## run 1
==> flow/design.v <==
module floating_mult (
  input         s_axis_a_tvalid,
  input  [31:0] s_axis_a_tdata,
  input         s_axis_b_tvalid,
  input  [31:0] s_axis_b_tdata,
  output        m_axis_result_tvalid,
  output [31:0] m_axis_result_tdata
);
wire [31:0] a = s_axis_a_tdata;
wire [31:0] b = s_axis_b_tdata;
wire        sa = a[31];
wire        sb = b[31];
wire [7:0]  ea = a[30:23];
wire [7:0]  eb = b[30:23];
wire [22:0] fa = a[22:0];
wire [22:0] fb = b[22:0];
wire a_zero = (ea == 8'd0);
wire b_zero = (eb == 8'd0);
wire a_inf  = (ea == 8'hFF) && (fa == 23'd0);
wire b_inf  = (eb == 8'hFF) && (fb == 23'd0);
wire a_nan  = (ea == 8'hFF) && (fa != 23'd0);
wire b_nan  = (eb == 8'hFF) && (fb != 23'd0);
wire        s = sa ^ sb;
wire [47:0] p = {1'b1, fa} * {1'b1, fb};
wire signed [10:0] e0 = $signed({3'b000, ea}) + $signed({3'b000, eb}) - 11'sd127;
reg  [22:0] m;
reg         g;
reg         st;
reg  signed [10:0] e1;
always @(*) begin
  if (p[47]) begin
    m  = p[46:24];
    g  = p[23];
    st = |p[22:0];
    e1 = e0 + 11'sd1;
  end else begin
    m  = p[45:23];
    g  = p[22];
    st = |p[21:0];
    e1 = e0;
  end
end
wire        rnd = g & (st | m[0]);
wire [23:0] mr  = {1'b0, m} + {23'd0, rnd};
wire signed [10:0] e2 = mr[23] ? e1 + 11'sd1 : e1;
wire [22:0] mf  = mr[22:0];
reg [31:0] r;
always @(*) begin
  if (a_nan || b_nan || (a_inf && b_zero) || (b_inf && a_zero))
    r = 32'h7FC00000;
  else if (a_inf || b_inf)
    r = {s, 8'hFF, 23'd0};
  else if (a_zero || b_zero)
    r = {s, 31'd0};
  else if (e2 >= 11'sd255)
    r = {s, 8'hFF, 23'd0};
  else if (e2 <= 11'sd0)
    r = {s, 31'd0};
  else
    r = {s, e2[7:0], mf};
end
assign m_axis_result_tdata  = r;
assign m_axis_result_tvalid = 1'b1;
endmodule
module floating_adder (
  input         s_axis_a_tvalid,
  input  [31:0] s_axis_a_tdata,
  input         s_axis_a_tlast,
  input         s_axis_b_tvalid,
  input  [31:0] s_axis_b_tdata,
  output        m_axis_result_tvalid,
  output [31:0] m_axis_result_tdata,
  output        m_axis_result_tlast
);
wire [31:0] a = s_axis_a_tdata;
wire [31:0] b = s_axis_b_tdata;
wire a_zero = (a[30:23] == 8'd0);
wire b_zero = (b[30:23] == 8'd0);
wire a_inf  = (a[30:23] == 8'hFF) && (a[22:0] == 23'd0);
wire b_inf  = (b[30:23] == 8'hFF) && (b[22:0] == 23'd0);
wire a_nan  = (a[30:23] == 8'hFF) && (a[22:0] != 23'd0);
wire b_nan  = (b[30:23] == 8'hFF) && (b[22:0] != 23'd0);
wire        swap = (b[30:0] > a[30:0]);
wire [31:0] x = swap ? b : a;
wire [31:0] y = swap ? a : b;
wire        sx = x[31];
wire        sy = y[31];
wire [7:0]  ex = x[30:23];
wire [7:0]  ey = y[30:23];
wire [7:0]  d  = ex - ey;
wire        sub = sx ^ sy;
wire [26:0] mx = {1'b1, x[22:0], 3'b000};
wire [26:0] my = {1'b1, y[22:0], 3'b000};
wire        far    = (d >= 8'd27);
wire [26:0] my_sh  = far ? 27'd0 : (my >> d[4:0]);
wire [26:0] lost   = far ? my : (my & ~(27'h7FFFFFF << d[4:0]));
wire        sticky = |lost;
wire [26:0] my_al = {my_sh[26:1], my_sh[0] | sticky};
wire [27:0] s0 = sub ? ({1'b0, mx} - {1'b0, my_al}) : ({1'b0, mx} + {1'b0, my_al});
reg  [4:0]  lz;
always @(*) begin
  casez (s0[26:0])
    27'b1??????????????????????????: lz = 5'd0;
    27'b01?????????????????????????: lz = 5'd1;
    27'b001????????????????????????: lz = 5'd2;
    27'b0001???????????????????????: lz = 5'd3;
    27'b00001??????????????????????: lz = 5'd4;
    27'b000001?????????????????????: lz = 5'd5;
    27'b0000001????????????????????: lz = 5'd6;
    27'b00000001???????????????????: lz = 5'd7;
    27'b000000001??????????????????: lz = 5'd8;
    27'b0000000001?????????????????: lz = 5'd9;
    27'b00000000001????????????????: lz = 5'd10;
    27'b000000000001???????????????: lz = 5'd11;
    27'b0000000000001??????????????: lz = 5'd12;
    27'b00000000000001?????????????: lz = 5'd13;
    27'b000000000000001????????????: lz = 5'd14;
    27'b0000000000000001???????????: lz = 5'd15;
    27'b00000000000000001??????????: lz = 5'd16;
    27'b000000000000000001?????????: lz = 5'd17;
    27'b0000000000000000001????????: lz = 5'd18;
    27'b00000000000000000001???????: lz = 5'd19;
    27'b000000000000000000001??????: lz = 5'd20;
    27'b0000000000000000000001?????: lz = 5'd21;
    27'b00000000000000000000001????: lz = 5'd22;
    27'b000000000000000000000001???: lz = 5'd23;
    27'b0000000000000000000000001??: lz = 5'd24;
    27'b00000000000000000000000001?: lz = 5'd25;
    27'b000000000000000000000000001: lz = 5'd26;
    default:                          lz = 5'd27;
  endcase
end
wire [26:0] n  = s0[27] ? {s0[27:2], s0[1] | s0[0]} : (s0[26:0] << lz);
wire signed [9:0] en = s0[27] ? $signed({2'b00, ex}) + 10'sd1
                              : $signed({2'b00, ex}) - $signed({5'd0, lz});
wire        g   = n[2];
wire        st  = n[1] | n[0];
wire [22:0] m   = n[25:3];
wire        rnd = g & (st | m[0]);
wire [23:0] mr  = {1'b0, m} + {23'd0, rnd};
wire signed [9:0] e2 = mr[23] ? en + 10'sd1 : en;
reg [31:0] r;
always @(*) begin
  if (a_nan || b_nan || (a_inf && b_inf && (a[31] != b[31])))
    r = 32'h7FC00000;
  else if (a_inf)
    r = a;
  else if (b_inf)
    r = b;
  else if (a_zero && b_zero)
    r = {a[31] & b[31], 31'd0};
  else if (b_zero)
    r = a;
  else if (a_zero)
    r = b;
  else if (s0 == 28'd0)
    r = 32'd0;
  else if (e2 >= 10'sd255)
    r = {sx, 8'hFF, 23'd0};
  else if (e2 <= 10'sd0)
    r = {sx, 31'd0};
  else
    r = {sx, e2[7:0], mr[22:0]};
end
assign m_axis_result_tdata  = r;
assign m_axis_result_tvalid = 1'b1;
assign m_axis_result_tlast  = 1'b0;
endmodule
module conv_kernel(
	clk,
	rst_n,
	clear,
	i_pixel,
	i_weight,
	o_pixel
);
parameter	WIDTH	=	32;
input					clk;
input					rst_n;
input					clear;
input	[WIDTH-1:0]		i_pixel;
input	[WIDTH-1:0]		i_weight;
output	[WIDTH-1:0]		o_pixel;
reg		[WIDTH-1:0]		o_pixel;
reg		[WIDTH-1:0]		mult_a;
reg		[WIDTH-1:0]		mult_b;
wire	[WIDTH-1:0]		product;
reg		[WIDTH-1:0]		add_a;
reg		[WIDTH-1:0]		add_b;
wire	[WIDTH-1:0]		sum;
always @(posedge clk, negedge rst_n)	begin
	if(!rst_n) begin
		mult_a		<=	32'b0;
		mult_b		<=	32'b0;
	end
	else begin
		mult_a		<=	i_pixel;
		mult_b		<=	i_weight;
	end
end
always @(posedge clk, negedge rst_n)	begin
	if(!rst_n) begin
		add_a		<=	32'b0;
		add_b		<=	32'b0;
	end
	else if (clear) begin
		add_a		<=	32'b0;
		add_b		<=	32'b0;
	end			
	else begin
		add_a		<=	product;
		add_b		<=	sum;
	end
end
always @(posedge clk, negedge rst_n)	begin
	if(!rst_n) begin
		o_pixel		<=	32'b0;
	end
	else if (clear) begin
		o_pixel		<=	32'b0;
	end
	else begin
		o_pixel		<=	sum;
	end
end
floating_adder U_floating_adder (
  .s_axis_a_tvalid(),             
  .s_axis_a_tdata(add_a),               
  .s_axis_a_tlast(),               
  .s_axis_b_tvalid(),             
  .s_axis_b_tdata(add_b),               
  .m_axis_result_tvalid(),   
  .m_axis_result_tdata(sum),     
  .m_axis_result_tlast()     
);
floating_mult U_floating_mult (
  .s_axis_a_tvalid(),             
  .s_axis_a_tdata(mult_a),               
  .s_axis_b_tvalid(),             
  .s_axis_b_tdata(mult_b),               
  .m_axis_result_tvalid(),   
  .m_axis_result_tdata(product)     
);
endmodule
Settings: LEC_CHECK=0, ABC_AREA=1, CAP_MARGIN=20, CORE_ASPECT_RATIO=0.5, CORE_MARGIN=2, CORE_UTILIZATION=72, CTS_CLUSTER_DIAMETER=357, CTS_CLUSTER_SIZE=100, PLACE_DENSITY=0.37, SLEW_MARGIN=20; clock period 6.46 ns.
run.sh (not shown) runs the stock make flow with config.mk's settings and CLKGATE_MAP_FILE=.
Run 1: it failed during clock tree synthesis, and the tool reported DPL-0033.
diff inputs: run 1 => run 2
- clearing CTS_CLUSTER_DIAMETER, which used to be 357
- clearing CORE_ASPECT_RATIO, which used to be 0.5
- clearing PLACE_DENSITY, which used to be 0.37
- swapping 72 for 40 in CORE_UTILIZATION
- clearing CTS_CLUSTER_SIZE, which used to be 100
- clearing ABC_AREA, which used to be 1
- swapping 6.46 for 11.8 in the clock period (ns, I/O delays scaled along)
## What came out
- Comparing run 2 with run 1, the yosys synthesis chip area came out essentially unchanged.
- Run 2 has die area above what run 1 had.
- Compound-gate portion of the synthesized area, run 1 and run 2: larger value in run 2
- Looking at area fraction in mux cells across run 1 and run 2, the one that comes out higher is run 2.
- Every stage of the flow completed for run 2, and the final layout passed the timing, DRC and antenna checks.
- Taking run 2 as 1.0, run 1 lands at 0.53 on row count.
--- input diff run 2..run 3 ---
- MAX_ROUTING_LAYER newly set to met4
- PLACE_DENSITY newly set to 0.6
- SETUP_SLACK_MARGIN newly set to -0.72
- CORE_UTILIZATION changed from 40 to 65
- the clock period (ns, I/O delays scaled along) changed from 11.8 to 9.7
--- outcome ---
Of run 3 and run 2, it is run 3 that has the higher placer congestion estimate. From run 3 to run 2, chip area from the yosys synthesis statistics did not move at all. Run 3 got as far as global routing, where a tool error ended the run. | die width | run 3 vs run 2 | 21% lower |. Number of instances resized during post-cts repair (run 3 over run 2): increase, 121. Diff run 2 -> run 3: number of buffer cells added on primary ports held; adder and majority gate portion of the synthesized area held; count of standard-cell rows went down 22%; post-placement worst setup slack went down 1420 ps. [diff] die size, run 3 relative to run 2: improvement. Going from run 2 to run 3, die span in y fell by 21%, post-CTS setup buffer count rose by 79.
--- input diff run 3..run 4 ---
- changing PLACE_DENSITY from 0.6 to 0.35
- changing SETUP_SLACK_MARGIN from -0.72 to 3.97
- changing CORE_UTILIZATION from 65 to 64
- setting CTS_CLUSTER_DIAMETER to 369 for the first time
- removing MAX_ROUTING_LAYER (formerly met4)
- changing the clock period (ns, I/O delays scaled along) from 9.7 to 13.3
[summary]
- Run 4 was carried through to the last stage, and its layout satisfied the timing, DRC and antenna checks.
- The log for run 3 ends in global routing with error GRT-0116, so the run never completed.
- | instance area at placement | run 4 vs run 3 | about 14% lower |
- Average cell area after synthesis came out exactly the same in run 3 and run 4.
- When run 4 is set beside run 3, its row count turns out to be 1 larger.
- Run 4 ends up with higher number of buffers inserted to repair setup after CTS than run 3 does.
- Summary of run 4 over run 3: global placement routability congestion fell about 4%, post-detailed-placement half-perimeter wirelength fell about 20%.
- Run 3 has lower worst setup slack after placement than run 4.
- Run 3 -> run 4: number of nets at floorplan flat
- The higher post-cts resize count came out of run 4.
- Run 4 vs. run 3: die area rose about 1.5%; area after synthesis about even.
Inputs modified between run 4 and run 5:
- PLACE_DENSITY: 0.35 -> 0.6
- MAX_ROUTING_LAYER: unset -> met4
- CTS_CLUSTER_DIAMETER: 369 -> unset
- SETUP_SLACK_MARGIN: 3.97 -> -0.8
- the clock period (ns, I/O delays scaled along): 13.3 -> 9.7
## What came out
From run 4 to run 5 the numbers moved as follows: cell total after placement went up 15%, simple-gate share of the synthesized area roughly the same. Compared with run 4, in run 5 final RePlAce weighted congestion moved up, sequential share of the synthesized area neither gained nor lost much. Run 5 is listed as incomplete: the tool reported an error in global routing and the run ended there. Comparing run 4 against run 5, there is no change at all in number of ports placed on the die boundary. As of run 5, placed wire-length estimate after detailed placement had risen by more than a quarter compared to run 4.

---

// conv_kernel: RTL as listed in full above, without the edits since
Settings: LEC_CHECK=0, ABC_AREA=1, CAP_MARGIN=35, CELL_PAD_IN_SITES_DETAIL_PLACEMENT=1, CELL_PAD_IN_SITES_GLOBAL_PLACEMENT=3, CORE_ASPECT_RATIO=1.79, CORE_MARGIN=2, CORE_UTILIZATION=40, CTS_CLUSTER_DIAMETER=283, CTS_CLUSTER_SIZE=31, GPL_ROUTABILITY_DRIVEN=0, MAX_ROUTING_LAYER=met4, PLACE_DENSITY_LB_ADDON=0.07, SETUP_SLACK_MARGIN=0.69, SLEW_MARGIN=20, TNS_END_PERCENT=70; clock period 8.43 ns.
The first run completed and failed the layout checks on negative setup slack.
Edit:
- CAP_MARGIN: 35 -> 20
- CELL_PAD_IN_SITES_DETAIL_PLACEMENT: 1 -> default
- CORE_ASPECT_RATIO: 1.79 -> default
- CTS_CLUSTER_DIAMETER: 283 -> 317
- CTS_CLUSTER_SIZE: 31 -> 41
- GPL_ROUTABILITY_DRIVEN: 0 -> default
- MAX_ROUTING_LAYER: met4 -> default
- PLACE_DENSITY: default -> 0.83
- PLACE_DENSITY_LB_ADDON: 0.07 -> default
- SETUP_SLACK_MARGIN: 0.69 -> default
- TNS_END_PERCENT: 70 -> 35
- clock period: 8.43 -> 12.0 ns (I/O delays scaled with it)
Now the flow completed without violations.
Setup slack is better by 3.2 ns.
Cell area fell by about 24%.
Cell count went down by 16%.
Maximum frequency falls by 3.4%.
Non-clock buffer count falls by 1189.
Core utilization goes down by 14 points.
Routed wire length is lower by 25%.
Synthesized area does not change.
Edit:
- ABC_AREA: 1 -> default
- CELL_PAD_IN_SITES_GLOBAL_PLACEMENT: 3 -> default
- CORE_UTILIZATION: 40 -> 57
- CTS_CLUSTER_DIAMETER: 317 -> default
- CTS_CLUSTER_SIZE: 41 -> default
- PLACE_DENSITY: 0.83 -> 0.6
- SETUP_SLACK_MARGIN: default -> 2.49
- TNS_END_PERCENT: 35 -> default
- clock period: 12.0 -> 9.7 ns (I/O delays scaled with it)
Outcome:
- The changed run finished but failed the layout checks on negative setup slack
- die size drops by 30%
- utilization climbs by 34 points
- fmax barely changes
- global-route usage climbs by 14 points

---

RTL: the design.v shown in full above, as it stands there.
Settings: LEC_CHECK=0, ABC_AREA=1, CAP_MARGIN=20, CORE_ASPECT_RATIO=0.5, CORE_MARGIN=2, CORE_UTILIZATION=71, CTS_CLUSTER_DIAMETER=357, CTS_CLUSTER_SIZE=100, PLACE_DENSITY=0.37, SLEW_MARGIN=20, TNS_END_PERCENT=5; clock period 6.46 ns.
The starting point did not get past clock tree synthesis (DPL-0033).
Rerun with:
==> flow/config.mk (replaced) <==
export PLATFORM = sky130hd
export DESIGN_NAME = conv_kernel
export DESIGN_NICKNAME = conv_kernel
export VERILOG_FILES = /design/flow/design.v
export SDC_FILE = /design/flow/constraint.sdc
export NUM_CORES = 4
export LEC_CHECK = 0
export CAP_MARGIN = 20
export CORE_MARGIN = 2
export CORE_UTILIZATION = 40
export CTS_CLUSTER_DIAMETER = 317
export CTS_CLUSTER_SIZE = 41
export PLACE_DENSITY = 0.83
export SLEW_MARGIN = 20
==> flow/constraint.sdc (replaced) <==
create_clock -name core_clock -period 12.0 [get_ports {clk}]
set_input_delay 2.4000 -clock core_clock [delete_from_list [all_inputs] [get_ports {clk}]]
set_output_delay 2.4000 -clock core_clock [all_outputs]
set_load 0.01 [all_outputs]
Now the flow completed with no timing, DRC or antenna violations.
Die area rises by 75%.
Synthesized cell count falls by 15%.
Synthesized area barely changes.
Rerun with:
--- a/flow/config.mk
+++ b/flow/config.mk
@@ -6,9 +6,11 @@
 export NUM_CORES = 4
 export LEC_CHECK = 0
+export ABC_AREA = 1
 export CAP_MARGIN = 20
+export CELL_PAD_IN_SITES_DETAIL_PLACEMENT = 1
 export CORE_MARGIN = 2
 export CORE_UTILIZATION = 40
-export CTS_CLUSTER_DIAMETER = 317
-export CTS_CLUSTER_SIZE = 41
-export PLACE_DENSITY = 0.83
+export CTS_CLUSTER_SIZE = 30
+export PLACE_DENSITY_LB_ADDON = 0.16
 export SLEW_MARGIN = 20
+export TNS_END_PERCENT = 95
What happened:
- The changed run went through all stages and came out clean
- die area stays flat
- wire length went up by 0.40%
- clock skew hardly moves
- final area drops by 4.4%
- first-iteration DRC count came out lower by 29%
- final cell count rises by 10%
- worst hold slack improved by 74 ps
- non-clock buffer count goes down by 224
Rerun with:
==> flow/config.mk (replaced) <==
export PLATFORM = sky130hd
export DESIGN_NAME = conv_kernel
export DESIGN_NICKNAME = conv_kernel
export VERILOG_FILES = /design/flow/design.v
export SDC_FILE = /design/flow/constraint.sdc
export NUM_CORES = 4
export LEC_CHECK = 0
export CAP_MARGIN = 20
export CORE_MARGIN = 2
export CORE_UTILIZATION = 72
export PLACE_DENSITY = 0.66
export SLEW_MARGIN = 20
==> flow/constraint.sdc (replaced) <==
create_clock -name core_clock -period 9.7 [get_ports {clk}]
set_input_delay 1.9400 -clock core_clock [delete_from_list [all_inputs] [get_ports {clk}]]
set_output_delay 1.9400 -clock core_clock [all_outputs]
set_load 0.01 [all_outputs]
The new run never finished: it broke off in global routing.
Synthesized area barely changes.
Synthesized cell count shrinks by 15%.
Die size shrinks by 44%.
